## try-ember
Design Convolution2D, start of the top module:
module Convolution2D(clk, rst, en_conv2d, base_result_addr, pix_base_addr, kernel_base_addr,
							in_pix, completed, pix_done, addrA, addrB, out_pix, kernel_weight
							);
For scale: ~2000 cells after synthesis, about 170 flip-flops, roughly 18000 sq um of cells after synthesis.
export LEC_CHECK = 0
export CAP_MARGIN = 5
export CORE_ASPECT_RATIO = 0.98
export CORE_MARGIN = 2
export CORE_UTILIZATION = 71
export CTS_CLUSTER_DIAMETER = 47
export CTS_CLUSTER_SIZE = 73
export GPL_ROUTABILITY_DRIVEN = 1
export GPL_TIMING_DRIVEN = 1
export MIN_ROUTING_LAYER = met1
export PLACE_DENSITY = 0.66
export SETUP_SLACK_MARGIN = 1.77
export SLEW_MARGIN = 20
create_clock -name core_clock -period 6.81 [get_ports {clk}]
run.sh (not shown) runs the stock make flow with config.mk's settings and CLKGATE_MAP_FILE=.
5_1_grt: try-ember exited with error
What try-willow does differently from try-ember at the input level:
- SETUP_SLACK_MARGIN changed from 1.77 to 1.71
Tool error GRT-0232 stopped try-willow during 5_1_grt; no final results.
try-willow vs. try-ember: area fraction in mux cells about even, total placed cells including tap cells held steady, number of distinct library cells after synthesis roughly the same, standard-cell row count was more or less identical.
Going from try-ember to try-willow, post-cts sizing count shrank by a few percent.
Any difference in deepest level of the CTS H-tree between try-ember and try-willow is small enough to ignore.
diff inputs: try-willow => try-sierra
- CORE_UTILIZATION now 72, was 71
- MIN_ROUTING_LAYER no longer set, was met1
- GPL_ROUTABILITY_DRIVEN no longer set, was 1
- CTS_CLUSTER_DIAMETER no longer set, was 47
- CORE_ASPECT_RATIO no longer set, was 0.98
- CTS_CLUSTER_SIZE now 48, was 73
- SETUP_SLACK_MARGIN no longer set, was 1.71
- GPL_TIMING_DRIVEN no longer set, was 1
- CAP_MARGIN now 20, was 5
- PLACE_DENSITY no longer set, was 0.66
- the clock period (ns, I/O delays scaled along) now 6.54, was 6.81
[summary]
[flow] try-sierra | stages: complete | final checks: fail | reason: negative setup slack
In the tables for try-sierra and try-willow, die outline area reads lower with try-sierra.
Instance tally after logic synthesis came out exactly the same in try-sierra and try-willow.
Share of the core filled by cells before placement across try-sierra and try-willow: no real change.
Delta (try-sierra minus try-willow): number of placed instances, taps included now sits at about the same level, post-cts repair resize count now sits lower, number of buffers created by CTS now sits at about the same level, area share of fa/ha/maj cells after synthesis now sits at about the same level, worst setup slack before clock tree synthesis now sits lower.
Instance area at placement in try-sierra is about 0.6% below try-willow.
Relative to try-sierra, the following input files were edited for try-quartz:
- CTS_CLUSTER_SIZE: 48 -> 37
- CORE_UTILIZATION: 72 -> 68
- the clock period (ns, I/O delays scaled along): 6.54 -> 5.88
- Taking try-sierra as the reference, in try-quartz data arrival time of the critical path down 0.42 ns, post-synthesis to final-layout area growth has increased.
- Relative to try-sierra, end-of-flow core utilization has gone down in try-quartz.
- In try-quartz, post-place instance area is higher than in try-sierra.
- Total die area, try-sierra and try-quartz: lower on try-sierra
- In try-quartz the implementation completed, yet the final layout does not meet the checks, the culprit being negative setup slack.
- When the final numbers for try-sierra and try-quartz were put side by side, the total negative setup slack turned out to be greater in try-sierra.
- try-quartz: post-CTS repair timing setup buffer count is 15 higher than what try-sierra reported.

========
## lane 1
The RTL this note starts from:
==> flow/design.v <==
`timescale 1ns / 1ps
module calculator(rst, clk, en, kernel_weights, in_pix, ack, out_pix, done, write);
	input rst, clk, en, ack;
	input signed [15:0]kernel_weights, in_pix;
	output reg done;
	output reg signed [31:0]out_pix;
	reg signed [31:0]temp;
	reg [4:0]counter;
	output write;
	parameter kernel_size = 3;
	assign write = (counter == (kernel_size*kernel_size)+1);
	always @ (posedge clk) begin
		done <= 0;
		if (rst || en == 0) begin
			counter <= 0;
			temp <= 0;
		end
		else begin
			if (counter < (kernel_size*kernel_size)+2)
				counter <= counter + 1;
			if (counter >= 1 && counter <= (kernel_size*kernel_size))
				temp <= temp + (kernel_weights * in_pix);
			if (counter == (kernel_size*kernel_size)+1) begin
				out_pix <= temp;
				done <= 1;
			end
		end
	end
endmodule
`timescale 1ns / 1ps
module ctrl(clk, en, write, result_addr, base_addrA, base_addrB, addrA, addrB);
	input clk, en, write;
	output reg [13:0]addrA;
	output reg [13:0]addrB;
	input [13:0]base_addrA;
	input [13:0]result_addr;
	input [13:0]base_addrB;
	parameter img_width = 48, kernel_size = 3;
	reg [4:0]count;
	reg [2:0]i;
	always @ (posedge clk)begin
		if(en)begin
			addrA <= addrA + 1;
			addrB <= addrB + 1;
			count <= count + 1;
			if (count >= kernel_size-1) begin
				i <= i+1;
				addrA <= base_addrA + (i+1)*img_width;
				count <= 0;
			end
			if (write)begin
				addrA <= result_addr;
			end
		end
		else begin
			addrA <= base_addrA;
			addrB <= base_addrB;
			count <= 0;
			i <= 0;
		end
	end
endmodule
`timescale 1ns / 1ps
module pixelpointprocessor(rst, en, clk, ack, result_addr, base_addrA, base_addrB, in_pix, kernel_weight, done, addrA, addrB, out_pix);
	input rst, en;
	input clk, ack;
	input [13:0]base_addrA;
	input [13:0]base_addrB;
	input [13:0]result_addr;
	parameter img_width = 48, kernel_size = 3;
	output [13:0] addrA;
	output [13:0] addrB;
	output signed [31:0] out_pix;
	output done;
	wire write;
	input signed [15:0]in_pix, kernel_weight;
	ctrl #(img_width, kernel_size) C1(clk, en, write, result_addr, base_addrA, base_addrB, addrA, addrB);
	calculator #(kernel_size) calc1(rst, clk, en, kernel_weight, in_pix, ack, out_pix, done, write);
endmodule
`timescale 1ns / 1ps
module ctrl_conv2D(rst, en_conv2d, clk, done, base_result_addr, pix_base_addr, kernel_base_addr, pix_addr, kernel_addr, en, ack, result_addr, completed);
	input rst, en_conv2d, clk, done;
	input [13:0]kernel_base_addr;
	input [13:0]pix_base_addr, base_result_addr;
	output reg [13:0]result_addr;
	output reg [13:0]pix_addr;
	output reg [13:0]kernel_addr;
	parameter img_width = 48, kernel_size = 3;
	localparam out_width = img_width - kernel_size + 1;
	output reg en, completed;
	reg busy;
	reg [6:0]col;
	reg [6:0]row;
	output reg ack;
	always @ (posedge clk)begin
		ack <= 0;
		completed <= 0;
		if (rst) begin
			busy <= 0;
			en <= 0;
			pix_addr <= 0;
			kernel_addr <= 0;
			result_addr <= 0;
		end
		else if (!busy) begin
			if (en_conv2d) begin
				busy <= 1;
				pix_addr <= pix_base_addr;
				kernel_addr <= kernel_base_addr;
				result_addr <= base_result_addr;
				col <= 0;
				row <= 0;
			end
		end
		else if (done) begin
			ack <= 1;
			en <= 0;
			result_addr <= result_addr + 1;
			if (col < out_width-1) begin
				col <= col + 1;
				pix_addr <= pix_addr + 1;
			end
			else begin
				col <= 0;
				row <= row + 1;
				pix_addr <= pix_addr + kernel_size;
			end
			if (col == out_width-1 && row == out_width-1) begin
				busy <= 0;
				completed <= 1;
			end
		end
		else if (!en) begin
			en <= 1;
		end
	end
endmodule
`timescale 1ns / 1ps
module Convolution2D(clk, rst, en_conv2d, base_result_addr, pix_base_addr, kernel_base_addr,
							in_pix, completed, pix_done, addrA, addrB, out_pix, kernel_weight
							);
	input signed[15:0]in_pix, kernel_weight;
	input clk, rst, en_conv2d;
	input [13:0]kernel_base_addr;
	input [13:0]pix_base_addr;
	input [13:0]base_result_addr;
	parameter img_width = 48, kernel_size = 3;
	output completed, pix_done;
	output signed[31:0] out_pix;
	output [13:0]addrA, addrB;
	wire en, ack;
	wire [13:0]pix_addr;
	wire [13:0]kernel_addr;
	wire [13:0]result_addr;
	ctrl_conv2D #(img_width, kernel_size) C2(rst, en_conv2d, clk, pix_done, base_result_addr, pix_base_addr, kernel_base_addr, pix_addr, kernel_addr, en, ack, result_addr, completed);	
	pixelpointprocessor #(img_width, kernel_size) P1(rst, en, clk, ack, result_addr, pix_addr, kernel_addr, in_pix, kernel_weight, pix_done, addrA, addrB, out_pix);
endmodule
export LEC_CHECK = 0
export ABC_AREA = 0
export CAP_MARGIN = 10
export CELL_PAD_IN_SITES_DETAIL_PLACEMENT = 1
export CELL_PAD_IN_SITES_GLOBAL_PLACEMENT = 1
export CORE_MARGIN = 2
export CORE_UTILIZATION = 53
export GPL_TIMING_DRIVEN = 1
export HOLD_SLACK_MARGIN = 0.03
export MAX_ROUTING_LAYER = met4
export PLACE_DENSITY_LB_ADDON = 0.08
export SLEW_MARGIN = 0
create_clock -name core_clock -period 10.0 [get_ports {clk}]
In summary, lane 1 completed successfully, with a layout that passed the timing, DRC and antenna checks.
#### Input delta (lane 2 over lane 1)
- swapping 0.08 for 0.09 in PLACE_DENSITY_LB_ADDON
- clearing CELL_PAD_IN_SITES_GLOBAL_PLACEMENT, which used to be 1
- swapping 0 for 1 in ABC_AREA
- swapping 53 for 40 in CORE_UTILIZATION
- clearing MAX_ROUTING_LAYER, which used to be met4
- swapping 0 for 25 in SLEW_MARGIN
- swapping 1 for 0 in GPL_TIMING_DRIVEN
### Flow results
The worst setup path startpoint comes out kernel_weight[15] in one run and in_pix[2] in the other, namely in lane 1 and lane 2 respectively. When lane 2 is set beside lane 1, its cell depth of the worst min-delay path turns out to be 1 smaller. Taking lane 1 as the reference, in lane 2 register cell area after layout has remained practically unchanged, routed wire length has increased, fraction of the cycle the final worst path needs has decreased, arrival time at the worst endpoint has decreased, logic share of the area has decreased. Relative to lane 1, the average via count per standard cell measured on lane 2 has decreased by a little under 10%. Lane 2 went all the way through synthesis, placement and routing and the layout is clean on timing, DRC and antenna.
## Diff of input files: lane 3 against lane 2
- SLEW_MARGIN changed from 25 to 20
- PLACE_DENSITY_LB_ADDON removed (was 0.09)
- CELL_PAD_IN_SITES_DETAIL_PLACEMENT removed (was 1)
- GPL_TIMING_DRIVEN removed (was 0)
- ABC_AREA removed (was 1)
- CTS_CLUSTER_SIZE newly set to 32
- HOLD_SLACK_MARGIN changed from 0.03 to -0.08
- CAP_MARGIN changed from 10 to 20
- CELL_PAD_IN_SITES_GLOBAL_PLACEMENT newly set to 2
- CTS_CLUSTER_DIAMETER newly set to 384
## What came out
- Between lane 3 and lane 2, signed area change from the synthesized netlist to the final layout is higher for lane 3, lane 2 comes in under that.
- NOTE: total cell area reported by yosys after synthesis in lane 3 falls short of that of lane 2
- Lane 3 ends up with a final-layout clock buffer total that is 5 lower than in lane 2.
> inputs changed (lane 3 -> lane 4)
- a deleted CELL_PAD_IN_SITES_GLOBAL_PLACEMENT that had been 2
- an added CELL_PAD_IN_SITES_DETAIL_PLACEMENT of 2
- a deleted CTS_CLUSTER_DIAMETER that had been 384
- a deleted HOLD_SLACK_MARGIN that had been -0.08
- a change of CAP_MARGIN from 20 to 10
- a deleted CTS_CLUSTER_SIZE that had been 32
- In the flow results for lane 3 and lane 4, the growth of design area from synthesis to finish is smaller on lane 4.
- Going from lane 3 to lane 4, number of well taps has remained practically unchanged, data arrival time at the worst-slack endpoint has increased, detail-routed via count per cell has increased, final instance area has decreased.
- Non-clock buffer count (lane 4 over lane 3): decrease, about 1.3%
The inputs of lane 5 differ from those of lane 4 as listed below.
- CELL_PAD_IN_SITES_GLOBAL_PLACEMENT now 0, previously not set
- CTS_CLUSTER_DIAMETER now 154, previously not set
- CTS_CLUSTER_SIZE now 100, previously not set
- HOLD_SLACK_MARGIN now -0.08, previously not set
- CELL_PAD_IN_SITES_DETAIL_PLACEMENT no longer set, was 2
- CAP_MARGIN now 20, was 10
Findings:
Higher setup slack after layout among lane 4 and lane 5: lane 5. Lane 5 vs lane 4: routed via count divided by cell count down by a little under 10%. Note that the post-detailed-routing wire length recorded for lane 4 amounts to 1.5 times the value seen in lane 5. | cell area | lane 4 vs lane 5 | ≈ equal |. Compared with lane 4, lane 5 shows a sum of routed wire segments on met1 that is 5800 µm lower. Compared lane 5 vs lane 4, and non-clock buffer count is down in lane 5.
